## float_adder
module float_adder(
    input   clk,
    input   rst,
    input   [31:0]  x,
    input   [31:0]  y,
    output  reg [31:0]  z,
    output  reg [1:0]   overflow  
);
clock: 2.75 ns
lec_check: 0
abc_area: 1
cap_margin: 20
core_aspect_ratio: 1.43
core_margin: 2
core_utilization: 72
cts_cluster_diameter: 102
cts_cluster_size: 97
hold_slack_margin: 0.29
place_density_lb_addon: 0.14
setup_slack_margin: 0.81
slew_margin: 20
run.sh (not shown) runs the stock make flow with config.mk's settings and CLKGATE_MAP_FILE=.
The starting point did not get past detailed placement (3_5_place_dp) with DPL-0033.
==> next run, changes <==
CORE_ASPECT_RATIO = not set   (was 1.43)
CTS_CLUSTER_DIAMETER = 375   (was 102)
CTS_CLUSTER_SIZE = 93   (was 97)
HOLD_SLACK_MARGIN = not set   (was 0.29)
PLACE_DENSITY = 0.43   (was not set)
PLACE_DENSITY_LB_ADDON = not set   (was 0.14)
SETUP_SLACK_MARGIN = not set   (was 0.81)
clock period = 3.38 ns   (was 2.75 ns; I/O delays follow)
With this change the flow stopped in global routing (5_1_grt) (GRT-0232).
Die size is about the same.
Synthesized area is unchanged.
Synthesized cell count does not change.
==> next run, changes <==
CTS_CLUSTER_DIAMETER = 190   (was 375)
PLACE_DENSITY = 0.86   (was 0.43)
TNS_END_PERCENT = 30   (was not set)
clock period = 0.958 ns   (was 3.38 ns; I/O delays follow)
Outcome: This time the run ended with an error in clock tree synthesis (4_1_cts); area after synthesis is unchanged; die size stays the same; synthesized cell count does not change.

== build 60 ==
float_adder again, from the RTL that the note above started with.
## float_adder
module float_adder(
    input   clk,
    input   rst,
    input   [31:0]  x,
    input   [31:0]  y,
    output  reg [31:0]  z,
    output  reg [1:0]   overflow  
);
Settings: LEC_CHECK=0, CAP_MARGIN=20, CELL_PAD_IN_SITES_GLOBAL_PLACEMENT=0, CORE_MARGIN=2, CORE_UTILIZATION=70, CTS_CLUSTER_SIZE=42, GPL_TIMING_DRIVEN=1, MAX_ROUTING_LAYER=met5, MIN_ROUTING_LAYER=met1, PLACE_DENSITY_LB_ADDON=0.25, SETUP_SLACK_MARGIN=1.08, SLEW_MARGIN=20, TNS_END_PERCENT=25; clock period 3.74 ns.
Build 60 never completed; the flow aborted with a tool error in global routing.
Here is what was changed in the inputs of build 34 compared with build 60.
==> flow/config.mk <==
export PLATFORM = sky130hd
export DESIGN_NAME = float_adder
export DESIGN_NICKNAME = float_adder
export VERILOG_FILES = /design/flow/design.v
export SDC_FILE = /design/flow/constraint.sdc
export NUM_CORES = 4
export LEC_CHECK = 0
export CAP_MARGIN = 20
export CORE_MARGIN = 2
export CORE_UTILIZATION = 40
export SETUP_SLACK_MARGIN = 0.25
export SLEW_MARGIN = 20
==> flow/constraint.sdc <==
create_clock -name core_clock -period 4.22 [get_ports {clk}]
set_input_delay 0.8440 -clock core_clock [delete_from_list [all_inputs] [get_ports {clk}]]
set_output_delay 0.8440 -clock core_clock [all_outputs]
set_load 0.01 [all_outputs]
==> comparison <==
Every stage of the flow completed for build 34, and the final layout passed the timing, DRC and antenna checks.
Build 60 → build 34: H-tree depth closely matched the old numbers; die area increased by about 70% relative to the old numbers; number of setup buffers added after CTS decreased by 68 relative to the old numbers.
Count of placed standard cells including taps (higher): build 34
Build 60 -> build 34: fraction of the yosys area taken by sequential cells delta 0, exact match
Delta (build 34 minus build 60): last weighted congestion value of the routability-driven placer saw a decrease, width of the die saw an increase, post-DP HPWL saw an increase, placed standard-cell area saw little to no change.
Edits applied to the flow inputs when going from build 34 to build 80:
--- a/flow/config.mk
+++ b/flow/config.mk
@@ -9,4 +9,4 @@
 export CORE_MARGIN = 2
-export CORE_UTILIZATION = 40
-export SETUP_SLACK_MARGIN = 0.25
+export CORE_UTILIZATION = 70
+export CTS_CLUSTER_DIAMETER = 42
 export SLEW_MARGIN = 20
==> flow/constraint.sdc <==
create_clock -name core_clock -period 3.43 [get_ports {clk}]
set_input_delay 0.6860 -clock core_clock [delete_from_list [all_inputs] [get_ports {clk}]]
set_output_delay 0.6860 -clock core_clock [all_outputs]
set_load 0.01 [all_outputs]
- Diff build 34 -> build 80 | area of the core region | decrease of about 43%
- Status build 80: flow complete, layout not clean - capacitance limit, slew limit, setup timing
- The final layout from build 34, which completed every stage, passed the timing, DRC and antenna checks at the end of the flow.
- Build 80 reports its origin of the worst setup path as m_z_ext[3]$_DFFE_PP_ while build 34 reports e_y[0]$_DFFE_PP_.
- Higher sequential power was reported by build 80, not build 34.
- Relative to build 34, met1 demand-to-capacity share in global routing has increased by 21 points in build 80.
[inputs] build 35 vs build 80
--- a/flow/config.mk
+++ b/flow/config.mk
@@ -7,6 +7,11 @@
 export LEC_CHECK = 0
+export ABC_AREA = 1
 export CAP_MARGIN = 20
+export CORE_ASPECT_RATIO = 0.5
 export CORE_MARGIN = 2
-export CORE_UTILIZATION = 70
-export CTS_CLUSTER_DIAMETER = 42
+export CORE_UTILIZATION = 72
+export CTS_CLUSTER_DIAMETER = 190
+export CTS_CLUSTER_SIZE = 93
+export PLACE_DENSITY = 0.39
 export SLEW_MARGIN = 20
+export TNS_END_PERCENT = 30
==> flow/constraint.sdc <==
create_clock -name core_clock -period 0.958 [get_ports {clk}]
set_input_delay 0.1916 -clock core_clock [delete_from_list [all_inputs] [get_ports {clk}]]
set_output_delay 0.1916 -clock core_clock [all_outputs]
set_load 0.01 [all_outputs]
Findings:
Build 35 never completed; the flow aborted with a tool error in detailed placement.
Diff build 80 -> build 35: synthesized cell count rose about 13%, chip area line of the yosys report fell about 4%, synthesized area fell 680 um2, multiplexer share of the synthesized area fell 7.8 points.
Power is estimated from default activity; no workload was simulated.
